==> flow/design.v (excerpt) <==
module filtro_fir
  #(
    parameter WW_INPUT  = 8,
    parameter WW_OUTPUT = 8
    ) 
   (
    input 			  clk,
    input 			  i_en,
    input 			  i_srst,
    input signed [ WW_INPUT-1:0]  i_data,
    output signed [WW_OUTPUT-1:0] o_data
    );
For scale: roughly 20000 µm² of cells after synthesis.
clock: 2.94 ns
lec_check: 0
abc_area: 1
cap_margin: 20
cell_pad_in_sites_global_placement: 0
core_margin: 2
core_utilization: 72
cts_cluster_size: 15
gpl_routability_driven: 0
hold_slack_margin: 0.29
min_routing_layer: met1
place_density_lb_addon: 0.04
setup_slack_margin: 0.69
slew_margin: 10
run.sh (not shown) runs the stock make flow with config.mk's settings and CLKGATE_MAP_FILE=.
The baseline finished but fails on negative setup slack.
Change:
==> flow/config.mk (replaced) <==
export PLATFORM = sky130hd
export DESIGN_NAME = filtro_fir
export DESIGN_NICKNAME = filtro_fir
export VERILOG_FILES = /design/flow/design.v
export SDC_FILE = /design/flow/constraint.sdc
export NUM_CORES = 4
export LEC_CHECK = 0
export CAP_MARGIN = 20
export CORE_MARGIN = 2
export CORE_UTILIZATION = 40
export SLEW_MARGIN = 20
==> flow/constraint.sdc (replaced) <==
create_clock -name core_clock -period 4.81 [get_ports {clk}]
set_input_delay 0.9620 -clock core_clock [delete_from_list [all_inputs] [get_ports {clk}]]
set_output_delay 0.9620 -clock core_clock [all_outputs]
set_load 0.01 [all_outputs]
=> Now the flow completed with no timing, DRC or antenna violations; die size rose by 73%; wire length shrinks by 27%; setup slack improved by 0.93 ns; critical path depth increases by 3; sequential cell count is unchanged; global-route usage drops by 17 points; via count goes down by 22%; hold slack improves by 0.0038 ns.

* * *

## violet
The RTL this note starts from:
==> flow/design.v <==
module SatTruncFP
  #(
    parameter	NB_XI  	= 20,
    parameter	NBF_XI	= 12,
    parameter	NB_XO	= 8,
    parameter	NBF_XO	= 6
    )
   (
    input [(NB_XI)-1:0]  i_data,
    output [(NB_XO)-1:0] o_data
    );
   localparam	NBI_XI	=	NB_XI	-	NBF_XI;
   localparam	NBI_XO	=	NB_XO	-	NBF_XO;
   wire [NB_XO-1:0] 	 aux_Sat;
   wire [NBF_XO-1:0] 	 aux_trunc;
   wire 		 condicion;
   wire [NB_XO-1:0] 	 resultado1;
   wire [NB_XO-1:0] 	 resultado2;
	generate
	   if (NBF_XI >= NBF_XO)
	     begin
		assign	aux_trunc = i_data[(NBF_XI-1):(NBF_XI - NBF_XO)];
	     end
	   else
	     begin
		assign	aux_trunc = {i_data[NBF_XI-1:0],{(NBF_XO - NBF_XI){1'b0}}};
	     end
	   if (NBI_XI > NBI_XO)
	     begin
		assign	condicion		=	(i_data[(NB_XI-2)-:(NBI_XI-NBI_XO)] == {(NBI_XI-NBI_XO){i_data[NB_XI-1]}});
		assign	resultado1		=	{i_data[(NB_XI-1)],{(NB_XO-1){~i_data[(NB_XI-1)]}}};
		assign	resultado2		=	{i_data[(NB_XI-1)],i_data[NBF_XI +:NBI_XO-1],aux_trunc};
		assign	aux_Sat			=	condicion	?	resultado2	:	resultado1;
	     end
	   else
	     begin
		if (NBI_XO == NBI_XI)
                  assign  aux_Sat = {i_data[(NB_XI-1)-:NBI_XI],aux_trunc};
		else
		  assign  aux_Sat	= {{(NBI_XO - NBI_XI){i_data[NB_XI-1]}},i_data[(NB_XI-1)-:NBI_XI],aux_trunc};
	     end
	endgenerate
   assign	o_data=aux_Sat;
endmodule
module filtro_fir
  #(
    parameter WW_INPUT  = 8,
    parameter WW_OUTPUT = 8
    ) 
   (
    input 			  clk,
    input 			  i_en,
    input 			  i_srst,
    input signed [ WW_INPUT-1:0]  i_data,
    output signed [WW_OUTPUT-1:0] o_data
    );
  localparam WW_COEFF = 8;
   reg  signed [WW_INPUT           -1:0] register [14:1];
   wire signed [         WW_COEFF  -1:0] coeff    [14:0];
   wire signed [WW_INPUT+WW_COEFF  -1:0] prod     [14:0];
   wire signed [WW_INPUT+WW_COEFF+1-1:0] sum      [8:1]; 
   wire signed [WW_INPUT+WW_COEFF+2-1:0] sum1     [4:1]; 
   wire signed [WW_INPUT+WW_COEFF+3-1:0] sum2     [2:1]; 
   wire signed [WW_INPUT+WW_COEFF+4-1:0] sum3; 
   reg signed [WW_INPUT+WW_COEFF   -1:0] prod_d   [14:0];
   reg signed [WW_INPUT+WW_COEFF+4 -1:0] sum3_d;
   reg signed [WW_INPUT+WW_COEFF+1 -1:0] sum_d    [8:1];
    assign coeff[ 0] = 8'hFF;
    assign coeff[ 1] = 8'hFF;
    assign coeff[ 2] = 8'hFF;
    assign coeff[ 3] = 8'h00;
    assign coeff[ 4] = 8'h03;
    assign coeff[ 5] = 8'h08;
    assign coeff[ 6] = 8'h0D;
    assign coeff[ 7] = 8'h10;
    assign coeff[ 8] = 8'h0D;
    assign coeff[ 9] = 8'h08;
    assign coeff[10] = 8'h03;
    assign coeff[11] = 8'h00;
    assign coeff[12] = 8'hFF;
    assign coeff[13] = 8'hFF;
    assign coeff[14] = 8'hFF;
  always @(posedge clk) begin
    if (i_srst == 1'b1) begin
      register[ 1] <= {WW_INPUT{1'b0}};
      register[ 2] <= {WW_INPUT{1'b0}};
      register[ 3] <= {WW_INPUT{1'b0}};
      register[ 4] <= {WW_INPUT{1'b0}};
      register[ 5] <= {WW_INPUT{1'b0}};
      register[ 6] <= {WW_INPUT{1'b0}};
      register[ 7] <= {WW_INPUT{1'b0}};
      register[ 8] <= {WW_INPUT{1'b0}};
      register[ 9] <= {WW_INPUT{1'b0}};
      register[10] <= {WW_INPUT{1'b0}};
      register[11] <= {WW_INPUT{1'b0}};
      register[12] <= {WW_INPUT{1'b0}};
      register[13] <= {WW_INPUT{1'b0}};
      register[14] <= {WW_INPUT{1'b0}};
    end else begin
      if (i_en == 1'b1) begin
        register[ 1] <= i_data;
        register[ 2] <= register[ 1];
        register[ 3] <= register[ 2];
        register[ 4] <= register[ 3];
        register[ 5] <= register[ 4];
        register[ 6] <= register[ 5];
        register[ 7] <= register[ 6];
        register[ 8] <= register[ 7];
        register[ 9] <= register[ 8];
        register[10] <= register[ 9];
        register[11] <= register[10];
        register[12] <= register[11];
        register[13] <= register[12];
	    register[14] <= register[13];
      end
    end
  end
  assign prod[ 0] = coeff[ 0] * i_data;
  assign prod[ 1] = coeff[ 1] * register[ 1];
  assign prod[ 2] = coeff[ 2] * register[ 2];
  assign prod[ 3] = coeff[ 3] * register[ 3];
  assign prod[ 4] = coeff[ 4] * register[ 4];
  assign prod[ 5] = coeff[ 5] * register[ 5];
  assign prod[ 6] = coeff[ 6] * register[ 6];
  assign prod[ 7] = coeff[ 7] * register[ 7];
  assign prod[ 8] = coeff[ 8] * register[ 8];
  assign prod[ 9] = coeff[ 9] * register[ 9];
  assign prod[10] = coeff[10] * register[10];
  assign prod[11] = coeff[11] * register[11];
  assign prod[12] = coeff[12] * register[12];
  assign prod[13] = coeff[13] * register[13];
  assign prod[14] = coeff[14] * register[14];
  always@(posedge clk) begin
    prod_d[ 0] <= prod[ 0];
    prod_d[ 1] <= prod[ 1];
    prod_d[ 2] <= prod[ 2];
    prod_d[ 3] <= prod[ 3];
    prod_d[ 4] <= prod[ 4];
    prod_d[ 5] <= prod[ 5];
    prod_d[ 6] <= prod[ 6];
    prod_d[ 7] <= prod[ 7];
    prod_d[ 8] <= prod[ 8];
    prod_d[ 9] <= prod[ 9];
    prod_d[10] <= prod[10];
    prod_d[11] <= prod[11];
    prod_d[12] <= prod[12];
    prod_d[13] <= prod[13];
    prod_d[14] <= prod[14];
  end
  assign sum[ 1] = prod_d[ 0] + prod_d[ 1]; 
  assign sum[ 2] = prod_d[ 2] + prod_d[ 3];
  assign sum[ 3] = prod_d[ 4] + prod_d[ 5];
  assign sum[ 4] = prod_d[ 6] + prod_d[ 7];
  assign sum[ 5] = prod_d[08] + prod_d[ 9];
  assign sum[ 6] = prod_d[10] + prod_d[11];
  assign sum[ 7] = prod_d[12] + prod_d[13];
  assign sum[ 8] = {prod_d[14][WW_INPUT+WW_COEFF-1],prod_d[14]};
  always@(posedge clk) begin
    sum_d[1] <= sum[1];
    sum_d[2] <= sum[2];
    sum_d[3] <= sum[3];
    sum_d[4] <= sum[4];
    sum_d[5] <= sum[5];
    sum_d[6] <= sum[6];
    sum_d[7] <= sum[7];
    sum_d[8] <= sum[8];
  end
  assign sum1[ 1] = sum_d[ 1] + sum_d[ 2]; 
  assign sum1[ 2] = sum_d[ 3] + sum_d[ 4];
  assign sum1[ 3] = sum_d[ 5] + sum_d[ 6];
  assign sum1[ 4] = sum_d[ 7] + sum_d[ 8];
  assign sum2[ 1] = sum1[ 1] + sum1[ 2]; 
  assign sum2[ 2] = sum1[ 3] + sum1[ 4];
  assign sum3 = sum2[ 1] + sum2[ 2]; 
  always@(posedge clk)
    sum3_d <= sum3;
  SatTruncFP
	inst_SatTruncFP_dataB
	(
	  .i_data(	sum3_d	),
	  .o_data(	o_data	)
	);
endmodule
export LEC_CHECK = 0
export CAP_MARGIN = 20
export CELL_PAD_IN_SITES_GLOBAL_PLACEMENT = 3
export CORE_MARGIN = 2
export CORE_UTILIZATION = 40
export CTS_CLUSTER_DIAMETER = 64
export GPL_ROUTABILITY_DRIVEN = 0
export HOLD_SLACK_MARGIN = 0.15
export MAX_ROUTING_LAYER = met5
export PLACE_DENSITY_LB_ADDON = 0.11
export SETUP_SLACK_MARGIN = -0.32
export SLEW_MARGIN = 30
export TNS_END_PERCENT = 45
create_clock -name core_clock -period 4.31 [get_ports {clk}]
violet -> stages 100% | layout checks FAIL | negative setup slack
Inputs modified between violet and raven:
# violet
export LEC_CHECK = 0
export CAP_MARGIN = 20
export CELL_PAD_IN_SITES_GLOBAL_PLACEMENT = 3
export CORE_MARGIN = 2
export CORE_UTILIZATION = 40
export CTS_CLUSTER_DIAMETER = 64
export GPL_ROUTABILITY_DRIVEN = 0
export HOLD_SLACK_MARGIN = 0.15
export MAX_ROUTING_LAYER = met5
export PLACE_DENSITY_LB_ADDON = 0.11
export SETUP_SLACK_MARGIN = -0.32
export SLEW_MARGIN = 30
export TNS_END_PERCENT = 45
create_clock -name core_clock -period 4.31 [get_ports {clk}]
# raven
export LEC_CHECK = 0
export CAP_MARGIN = 20
export CORE_MARGIN = 2
export CORE_UTILIZATION = 40
export SLEW_MARGIN = 20
create_clock -name core_clock -period 5.5 [get_ports {clk}]
==> comparison <==
raven completed every stage of the flow, and the final layout passed the timing, design-rule and antenna checks. For violet, the start point of the critical path was sum_d[5][12], unlike raven, where it was sum_d[6][10]. raven vs. violet: post-layout instance area went down by 2.5%. The top achievable clock speed in violet is 1.07 times that in raven. NOTE: via count of the first global-routing pass in raven falls short of that of violet. Non-clock buffer count in the final layout (raven over violet): decrease, 27.
